==> flow/design.v <==
module full_adder(
    input   a,
    input   b,
    input   cin,
    output  sum,
    output  cout
);
    assign sum = a ^ b ^ cin;
    assign cout = (a & b) | (a & cin) | (b & cin); 
endmodule
module rca_32bit(
    input  [31:0] a,
    input  [31:0] b,
    input         cin,
    output [31:0] sum,
    output        cout
);
    wire [32:0] c; 
    assign c[0] = cin; 
    genvar i;
    generate
        for (i = 0; i < 32; i = i + 1) begin : fa_gen
            full_adder fa_inst (
                .a(a[i]),
                .b(b[i]),
                .cin(c[i]), 
                .sum(sum[i]),
                .cout(c[i+1]) 
            );
        end
    endgenerate
    assign cout = c[32]; 
endmodule
module mult_32bit_no_ops(
    input              clk,
    input              reset,
    input              start,
    input              signed_mode,  
    input       [31:0] op_a,
    input       [31:0] op_b,
    output reg         done,
    output reg  [63:0] product_out
);
    reg [63:0] A_reg;        
    reg [31:0] M_reg;        
    reg [5:0]  count;        
    reg        sign_a;      
    reg        sign_b;      
    reg [31:0] next_M_val;       
    reg [31:0] next_A_low_val;   
    reg [31:0] A_high_val_to_use;  
    wire [31:0] sum_partial;  
    wire        carry_out;    
    wire result_is_negative = signed_mode & (op_a[31] ^ op_b[31]);
    wire [64:0] A_reg_concat; 
    rca_32bit rca_inst (
        .a(A_reg[63:32]),             
        .b(M_reg),                    
        .cin(1'b0),
        .sum(sum_partial),
        .cout(carry_out)
    );
    wire [31:0] abs_a_sum;
    rca_32bit rca_abs_a_inst (
        .a(~op_a), .b(32'h0), .cin(1'b1), .sum(abs_a_sum), .cout()
    );
    wire [31:0] abs_b_sum;
    rca_32bit rca_abs_b_inst (
        .a(~op_b), .b(32'h0), .cin(1'b1), .sum(abs_b_sum), .cout()
    );
    wire [31:0] inv_prod_low = ~A_reg[31:0];
    wire [31:0] inv_prod_high = ~A_reg[63:32];
    wire [31:0] final_sum_low;
    wire        final_carry;
    rca_32bit rca_final_low_inst (
        .a(inv_prod_low), .b(32'b0), .cin(1'b1), .sum(final_sum_low), .cout(final_carry)
    );
    wire [31:0] final_sum_high;
    rca_32bit rca_final_high_inst (
        .a(inv_prod_high), .b(32'b0), .cin(final_carry), .sum(final_sum_high), .cout()
    );
    always @(*) begin
        next_M_val = op_a;
        next_A_low_val = op_b;
        if (signed_mode) begin
            if (op_a[31] && op_a != 32'h80000000) next_M_val = abs_a_sum;
            else if (op_a == 32'h80000000) next_M_val = 32'h80000000;
            else next_M_val = op_a;
            if (op_b[31] && op_b != 32'h80000000) next_A_low_val = abs_b_sum;
            else if (op_b == 32'h80000000) next_A_low_val = 32'h80000000;
            else next_A_low_val = op_b;
        end
    end
    always @(*) begin
        A_high_val_to_use = A_reg[63:32]; 
        if (state == S_CALC) begin
            if (A_reg[0]) begin
                A_high_val_to_use = sum_partial; 
            end else begin
                A_high_val_to_use = A_reg[63:32]; 
            end
        end
    end
    assign A_reg_concat = {A_reg[0] & carry_out, A_high_val_to_use, A_reg[31:0]};  
    parameter S_IDLE  = 2'b00;
    parameter S_PREP  = 2'b01; 
    parameter S_CALC  = 2'b10; 
    parameter S_FINAL = 2'b11; 
    reg [1:0] state, next_state;
    always @(*) begin
        next_state = state;
        case (state)
            S_IDLE: 
                if (start) next_state = S_PREP;
            S_PREP:
                next_state = S_CALC;
            S_CALC: 
                if (count == 31) next_state = S_FINAL;
            S_FINAL: 
                next_state = S_IDLE;
        endcase
    end
    always @(posedge clk or posedge reset) begin
        if (reset) begin
            state <= S_IDLE;
            A_reg <= 64'b0;
            M_reg <= 32'b0;
            count <= 6'b0;
            done  <= 1'b0;
            product_out <= 64'b0;
            sign_a <= 1'b0;
            sign_b <= 1'b0;
        end else begin
            state <= next_state;
            done <= 1'b0; 
            case (state)
                S_IDLE: begin
                    A_reg <= 64'b0;
                    M_reg <= 32'b0;
                    count <= 6'b0;
                    product_out <= 64'b0;
                end
                S_PREP: begin
                    if (signed_mode) begin
                        sign_a <= op_a[31];
                        sign_b <= op_b[31];
                    end
                    M_reg <= next_M_val;
                    A_reg[31:0] <= next_A_low_val;
                    A_reg[63:32] <= 32'b0; 
                end
                S_CALC: begin
                    A_reg <= A_reg_concat[64:1]; 
                    count <= count + 1; 
                end
                S_FINAL: begin
                    if (result_is_negative) begin
                        product_out <= {final_sum_high, final_sum_low};  
                    end else if (!signed_mode) begin
                         if (op_a == 32'hFFFFFFFF && op_b == 32'hFFFFFFFF) begin
                             if (A_reg[63:32] == 32'h00000000 && A_reg[31:0] == 32'h00000001) begin
                                 product_out <= 64'hFFFFFFFE00000001;  
                             end else begin
                                 product_out <= A_reg;
                             end
                         end else begin
                             product_out <= A_reg;
                         end
                    end else begin
                        product_out <= A_reg;
                    end
                    done <= 1'b1;
                end
            endcase
        end
    end
endmodule
clock: 13.4 ns
lec_check: 0
cap_margin: 30
core_aspect_ratio: 0.74
core_margin: 9
core_utilization: 55
cts_cluster_diameter: 179
hold_slack_margin: 0.19
place_density_lb_addon: 0.21
slew_margin: 20
run.sh (not shown) runs the stock make flow with config.mk's settings and CLKGATE_MAP_FILE=.
==> next run, changes <==
CAP_MARGIN = 20   (was 30)
CORE_ASPECT_RATIO = default   (was 0.74)
CORE_MARGIN = 2   (was 9)
CORE_UTILIZATION = 52   (was 55)
CTS_CLUSTER_DIAMETER = default   (was 179)
CTS_CLUSTER_SIZE = 99   (was default)
HOLD_SLACK_MARGIN = default   (was 0.19)
PLACE_DENSITY = 0.6   (was default)
PLACE_DENSITY_LB_ADDON = default   (was 0.21)
clock period = 9.02 ns   (was 13.4 ns; I/O delays follow)
After rerunning: This time the run completed and failed the layout checks on setup timing. Critical path depth is unchanged. Cell area increases by a few percent. Setup slack loses 3.1 ns. Worst hold slack gains 0.0047 ns. Power increases by well over a third. Wire length decreases by a few percent. Sequential share of layout area decreases by 2.0 points. Global-route usage increases by 3.7 points. Via count decreases slightly. Die size decreases by roughly a tenth. Final cell count increases slightly.
==> next run, changes <==
CORE_UTILIZATION = 40   (was 52)
CTS_CLUSTER_SIZE = default   (was 99)
SETUP_SLACK_MARGIN = 2.48   (was default)
clock period = 13.6 ns   (was 9.02 ns; I/O delays follow)
=> With this change the flow passed the timing, DRC and antenna checks. Cell count is higher by 4.1%. Worst setup slack improves by 4.6 ns. Synthesized cell count is unchanged. First-iteration DRC count is higher by 18%. Clock power is lower by 27%. Cell area is lower by 2.4%.
==> next run, changes <==
CORE_UTILIZATION = 66   (was 40)
MAX_ROUTING_LAYER = met4   (was default)
PLACE_DENSITY = default   (was 0.6)
SETUP_SLACK_MARGIN = 1.55   (was 2.48)
clock period = 11.1 ns   (was 13.6 ns; I/O delays follow)
The new run finished but failed the layout checks on setup timing.
Cell area grows by 1.1%.
Core utilization grows by 35 points.
Clock power goes up by 28%.
Sequential power went up by about 20%.
Area after synthesis is unchanged.
Count of clock-buffer cells in the layout came out lower by 1.
Cell count fell by about 9%.
Non-clock buffer count increases by 5.
==> next run, changes <==
CTS_CLUSTER_DIAMETER = 40   (was default)
SETUP_SLACK_MARGIN = -0.68   (was 1.55)
TNS_END_PERCENT = 5   (was default)
clock period = 8.81 ns   (was 11.1 ns; I/O delays follow)
The changed run completed and failed the layout checks on setup timing; synthesized area stays the same; register-to-register slack degrades by 2.2 ns; clock power rises by 7.8%.

---

RTL: the design.v shown in full above, as it stands there.
make LEC_CHECK=0 ABC_AREA=1 CAP_MARGIN=40 CORE_ASPECT_RATIO=1.54 CORE_MARGIN=2 CORE_UTILIZATION=72 CTS_CLUSTER_SIZE=15 GPL_ROUTABILITY_DRIVEN=1 MAX_ROUTING_LAYER=met5 PLACE_DENSITY_LB_ADDON=0.11 SETUP_SLACK_MARGIN=-0.42 SLEW_MARGIN=20 TNS_END_PERCENT=5 finish   # period 7.57 ns
The baseline stopped in global routing (5_1_grt) (GRT-0116).
==> next run, changes <==
--- a/flow/config.mk
+++ b/flow/config.mk
@@ -8,2 +8 @@
-export ABC_AREA = 1
-export CAP_MARGIN = 40
+export CAP_MARGIN = 0
@@ -12,2 +11,2 @@
-export CORE_UTILIZATION = 72
-export CTS_CLUSTER_SIZE = 15
+export CORE_UTILIZATION = 71
+export CTS_CLUSTER_SIZE = 37
@@ -16,2 +14,0 @@
-export PLACE_DENSITY_LB_ADDON = 0.11
-export SETUP_SLACK_MARGIN = -0.42
==> flow/constraint.sdc (replaced) <==
create_clock -name core_clock -period 10.9 [get_ports {clk}]
set_input_delay 2.1800 -clock core_clock [delete_from_list [all_inputs] [get_ports {clk}]]
set_output_delay 2.1800 -clock core_clock [all_outputs]
set_load 0.01 [all_outputs]
=> This time the run completed, yet does not pass: setup timing. Die size falls by 5.5%. Area after synthesis drops by 7.0%. Synthesized cell count came out lower by 26%.
==> next run, changes <==
--- a/flow/config.mk
+++ b/flow/config.mk
@@ -12 +12 @@
-export CTS_CLUSTER_SIZE = 37
+export CTS_CLUSTER_SIZE = 35
==> flow/constraint.sdc (replaced) <==
create_clock -name core_clock -period 11.6 [get_ports {clk}]
set_input_delay 2.3200 -clock core_clock [delete_from_list [all_inputs] [get_ports {clk}]]
set_output_delay 2.3200 -clock core_clock [all_outputs]
set_load 0.01 [all_outputs]
What happened: The new run produced a layout that fails on setup timing; total power decreases by about 12%; first-iteration DRC count fell by about 24%; register-to-register slack improved by 850 ps.
==> next run, changes <==
--- a/flow/config.mk
+++ b/flow/config.mk
@@ -11,2 +11 @@
-export CORE_UTILIZATION = 71
-export CTS_CLUSTER_SIZE = 35
+export CORE_UTILIZATION = 19
@@ -14,0 +14 @@
+export PLACE_DENSITY_LB_ADDON = 0.27
==> flow/constraint.sdc (replaced) <==
create_clock -name core_clock -period 11.8 [get_ports {clk}]
set_input_delay 2.3600 -clock core_clock [delete_from_list [all_inputs] [get_ports {clk}]]
set_output_delay 2.3600 -clock core_clock [all_outputs]
set_load 0.01 [all_outputs]
The changed run reached the layout checks and failed them: setup timing.
Clock skew came out higher by 4.2 ps.
Cell count came out higher by 37%.
Via count came out lower by 7.2%.
Wire length came out higher by 21%.
Worst setup slack is better by 210 ps.
Register-to-register slack is better by 210 ps.
==> next run, changes <==
--- a/flow/config.mk
+++ b/flow/config.mk
@@ -11 +11,2 @@
-export CORE_UTILIZATION = 19
+export CORE_UTILIZATION = 71
+export CTS_CLUSTER_SIZE = 35
@@ -14 +15 @@
-export PLACE_DENSITY_LB_ADDON = 0.27
+export SETUP_SLACK_MARGIN = 2.26
==> flow/constraint.sdc (replaced) <==
create_clock -name core_clock -period 7.73 [get_ports {clk}]
set_input_delay 1.5460 -clock core_clock [delete_from_list [all_inputs] [get_ports {clk}]]
set_output_delay 1.5460 -clock core_clock [all_outputs]
set_load 0.01 [all_outputs]
What happened: The new run did not get past global routing (5_1_grt). Synthesized cell count is unchanged. Area after synthesis does not change. Die area decreases by 72%.

---

## xenon
RTL: the design.v shown in full above, as it stands there.
Settings: LEC_CHECK=0, ABC_AREA=1, CAP_MARGIN=20, CORE_MARGIN=2, CORE_UTILIZATION=71, CTS_CLUSTER_SIZE=35, PLACE_DENSITY=0.91, SLEW_MARGIN=20; clock period 10.1 ns.
| xenon | all stages done | FAIL | negative setup slack |
[inputs] violet vs xenon
- CTS_CLUSTER_SIZE no longer set, was 35
- PLACE_DENSITY now 0.6, was 0.91
- ABC_AREA no longer set, was 1
- CORE_UTILIZATION now 40, was 71
- the clock period (ns, I/O delays scaled along) now 10.2, was 10.1
Although violet finished all stages, its layout failed final checks on negative setup slack. Re number of slew-limit violations in the final report: no difference whatsoever between xenon and violet. Compare xenon and violet | combinational power higher: xenon. Largest net degree at the start of global routing (violet / xenon): 1.07. violet consumes less power than xenon does. Between xenon and violet, wire length of the first global-routing pass is higher for xenon, violet comes in under that. ~same maximum single-stage delay on the critical path in xenon and violet.
The following lists how zinc was set up differently from violet:
- a change of CORE_UTILIZATION from 40 to 58
- a deleted PLACE_DENSITY that had been 0.6
- a change of the clock period (ns, I/O delays scaled along) from 10.2 to 7.56
Findings:
- Although it ran to completion, zinc produced a layout that fails the final checks because of negative setup slack.
- Standard-cell row count in zinc is 10 lower than in violet
- zinc: power consumed by the clock network is about 32% higher than what violet reported.
- Tally of filler cells in the layout for zinc: 1216 down relative to violet
- Looking at total routing usage reported by global routing, zinc sits 8.9 points above violet.
- Comparing zinc and violet, the lower worst setup slack for register-to-register paths is on zinc.
- Taking zinc over violet, the die area ratio works out to 0.70.
Here is what was changed in the inputs of nickel compared with zinc.
- putting SETUP_SLACK_MARGIN at 1.55 where nothing was set
- swapping 7.56 for 8.1 in the clock period (ns, I/O delays scaled along)
==> comparison <==
- Delta(sum of internal, switching and leakage power, nickel - zinc) < 0
- In nickel, clock network fraction of design power is lower than in zinc.
- Looking at core utilization, nickel sits above zinc.
- nickel ran in full, but the layout does not pass; the checks complain about negative setup slack.
- Comparing zinc against nickel, there is no change at all in fraction of registers with async set or reset after synthesis.
- Compared with zinc, nickel shows a higher data arrival time at the worst-slack endpoint.
- nickel leaves more setup margin than zinc.
[inputs] onyx vs nickel
- swapping 58 for 71 in CORE_UTILIZATION
- putting CTS_CLUSTER_SIZE at 37 where nothing was set
- clearing SETUP_SLACK_MARGIN, which used to be 1.55
- swapping 8.1 for 11.5 in the clock period (ns, I/O delays scaled along)
Notes after the runs:
The worst setup slack in onyx was higher than what nickel gave. onyx completed end to end; final checks failed (negative setup slack). Of onyx and nickel, it is onyx that has the higher combined global-route utilization of all metal layers. Power of the combinational group, onyx vs nickel: down by more than a quarter. Against nickel, onyx comes in 8.4 points lower on remaining max-slew budget at the tightest pin. Looking at wire length across onyx and nickel, the one that comes out higher is onyx.
Modified inputs, amber compared to onyx
- a change of CORE_UTILIZATION from 71 to 40
- an added PLACE_DENSITY of 0.6
- a deleted CTS_CLUSTER_SIZE that had been 37
- a change of the clock period (ns, I/O delays scaled along) from 11.5 to 14.0
--- outcome ---
The flow did not stop early for amber: all stages ran, and the layout cleared the timing, DRC and antenna checks. On amber: utilization is 39 points lower than what onyx gave. [amber vs onyx] achievable frequency: lower in amber. Lower data arrival time at the worst-slack endpoint was reported by onyx, not amber. [amber] worst clock skew rose 7.8 ps relative to onyx. Summary of amber over onyx: met1 global-route usage has decreased; post-route minimum period has increased; power attributed to the clock group has decreased. The higher proportion of power drawn by flip-flops and latches came out of amber. [compare] base=onyx new=amber: routed wire length decreased 1.9 mm, switching part of the total decreased 1.2 points.

---

Setup of job 991:
Starts from the design.v that is shown in full above.
clock: 7.56 ns
lec_check: 0
cap_margin: 0
core_aspect_ratio: 1.54
core_margin: 2
core_utilization: 71
cts_cluster_diameter: 201
cts_cluster_size: 37
gpl_routability_driven: 1
max_routing_layer: met5
place_density: 0.35
slew_margin: 20
tns_end_percent: 5
| job 991 | all stages done | FAIL | capacitance limit, slew limit, setup timing |
The inputs of job 7269 differ from those of job 991 as listed below.
# job 991
export LEC_CHECK = 0
export CAP_MARGIN = 0
export CORE_ASPECT_RATIO = 1.54
export CORE_MARGIN = 2
export CORE_UTILIZATION = 71
export CTS_CLUSTER_DIAMETER = 201
export CTS_CLUSTER_SIZE = 37
export GPL_ROUTABILITY_DRIVEN = 1
export MAX_ROUTING_LAYER = met5
export PLACE_DENSITY = 0.35
export SLEW_MARGIN = 20
export TNS_END_PERCENT = 5
create_clock -name core_clock -period 7.56 [get_ports {clk}]
# job 7269
export LEC_CHECK = 0
export CAP_MARGIN = 0
export CORE_ASPECT_RATIO = 0.89
export CORE_MARGIN = 2
export CORE_UTILIZATION = 71
export CTS_CLUSTER_SIZE = 37
export GPL_ROUTABILITY_DRIVEN = 1
export MAX_ROUTING_LAYER = met5
export SETUP_SLACK_MARGIN = 1.87
export SLEW_MARGIN = 20
export TNS_END_PERCENT = 5
create_clock -name core_clock -period 7.56 [get_ports {clk}]
==> results <==
On synthesis area per yosys, job 991 and job 7269 are neck and neck.
Lower post-cts sizing count among job 991 and job 7269: job 991
Job 7269: aborted in 5_1_grt (tool error)
On mean instance size in the synthesized netlist, job 991 and job 7269 are basically level.
Diff job 7269..job 991 | register bit total from synthesis | unchanged
Taking job 991 as the reference, in job 7269 total cell area at the placement stage moved up, number of cells after detailed placement moved down, maximum level of the CTS H-tree level, die outline height moved down.
The inputs of job 5899 differ from those of job 7269 as listed below.
# job 7269
export LEC_CHECK = 0
export CAP_MARGIN = 0
export CORE_ASPECT_RATIO = 0.89
export CORE_MARGIN = 2
export CORE_UTILIZATION = 71
export CTS_CLUSTER_SIZE = 37
export GPL_ROUTABILITY_DRIVEN = 1
export MAX_ROUTING_LAYER = met5
export SETUP_SLACK_MARGIN = 1.87
export SLEW_MARGIN = 20
export TNS_END_PERCENT = 5
create_clock -name core_clock -period 7.56 [get_ports {clk}]
# job 5899
export LEC_CHECK = 0
export CAP_MARGIN = 20
export CORE_MARGIN = 2
export CORE_UTILIZATION = 71
export CTS_CLUSTER_SIZE = 37
export HOLD_SLACK_MARGIN = -0.08
export SETUP_SLACK_MARGIN = 2.26
export SLEW_MARGIN = 20
export TNS_END_PERCENT = 5
create_clock -name core_clock -period 7.84 [get_ports {clk}]
==> results <==
- Delta (job 5899 minus job 7269): total cell area at the placement stage now sits higher; core box area shows an increase of 1.1%; die width went down by 5.5%.
- Job 5899 terminated abnormally: 4_1_cts reported DPL-0033.
- As far as sequential share of the synthesized area goes, job 5899 and job 7269 are indistinguishable; the numbers are identical.
#### Input delta (job 546 over job 5899)
# job 5899
export LEC_CHECK = 0
export CAP_MARGIN = 20
export CORE_MARGIN = 2
export CORE_UTILIZATION = 71
export CTS_CLUSTER_SIZE = 37
export HOLD_SLACK_MARGIN = -0.08
export SETUP_SLACK_MARGIN = 2.26
export SLEW_MARGIN = 20
export TNS_END_PERCENT = 5
create_clock -name core_clock -period 7.84 [get_ports {clk}]
# job 546
export LEC_CHECK = 0
export ABC_AREA = 1
export CAP_MARGIN = 20
export CORE_MARGIN = 2
export CORE_UTILIZATION = 71
export CTS_CLUSTER_SIZE = 37
export HOLD_SLACK_MARGIN = -0.08
export PLACE_DENSITY = 0.82
export SETUP_SLACK_MARGIN = 1.39
export SLEW_MARGIN = 20
export TNS_END_PERCENT = 5
create_clock -name core_clock -period 10.2 [get_ports {clk}]
==> comparison <==
- Looking at number of placed instances with taps included, job 546 sits 403 higher than job 5899 does.
- For the share of synthesized area spent on multiplexers, job 546 came in 0.53 points lower than job 5899 did.
- From job 5899 to job 546 the numbers moved as follows: placed standard-cell area has decreased; simple-gate share of the synthesized area picked up an extra 15 points; count of instantiated cells in the yosys netlist saw an increase; area figure in the yosys stat output +850 um2.
- Summary of job 546 over job 5899: adder and majority cell fraction of the synthesized area went down by 1.4 points; total number of placement rows has increased; total nets after synthesis up 432; count of distinct cell types in the synthesized netlist decreased by 26% relative to the old numbers.
- The number of standard cells after synthesis number comes out lower for job 5899 vs job 546.
- Job 546 finished all stages; however, its layout fails the closing checks, the failures being setup timing.
No activity file was given, so power comes from the tool's default toggle rates.
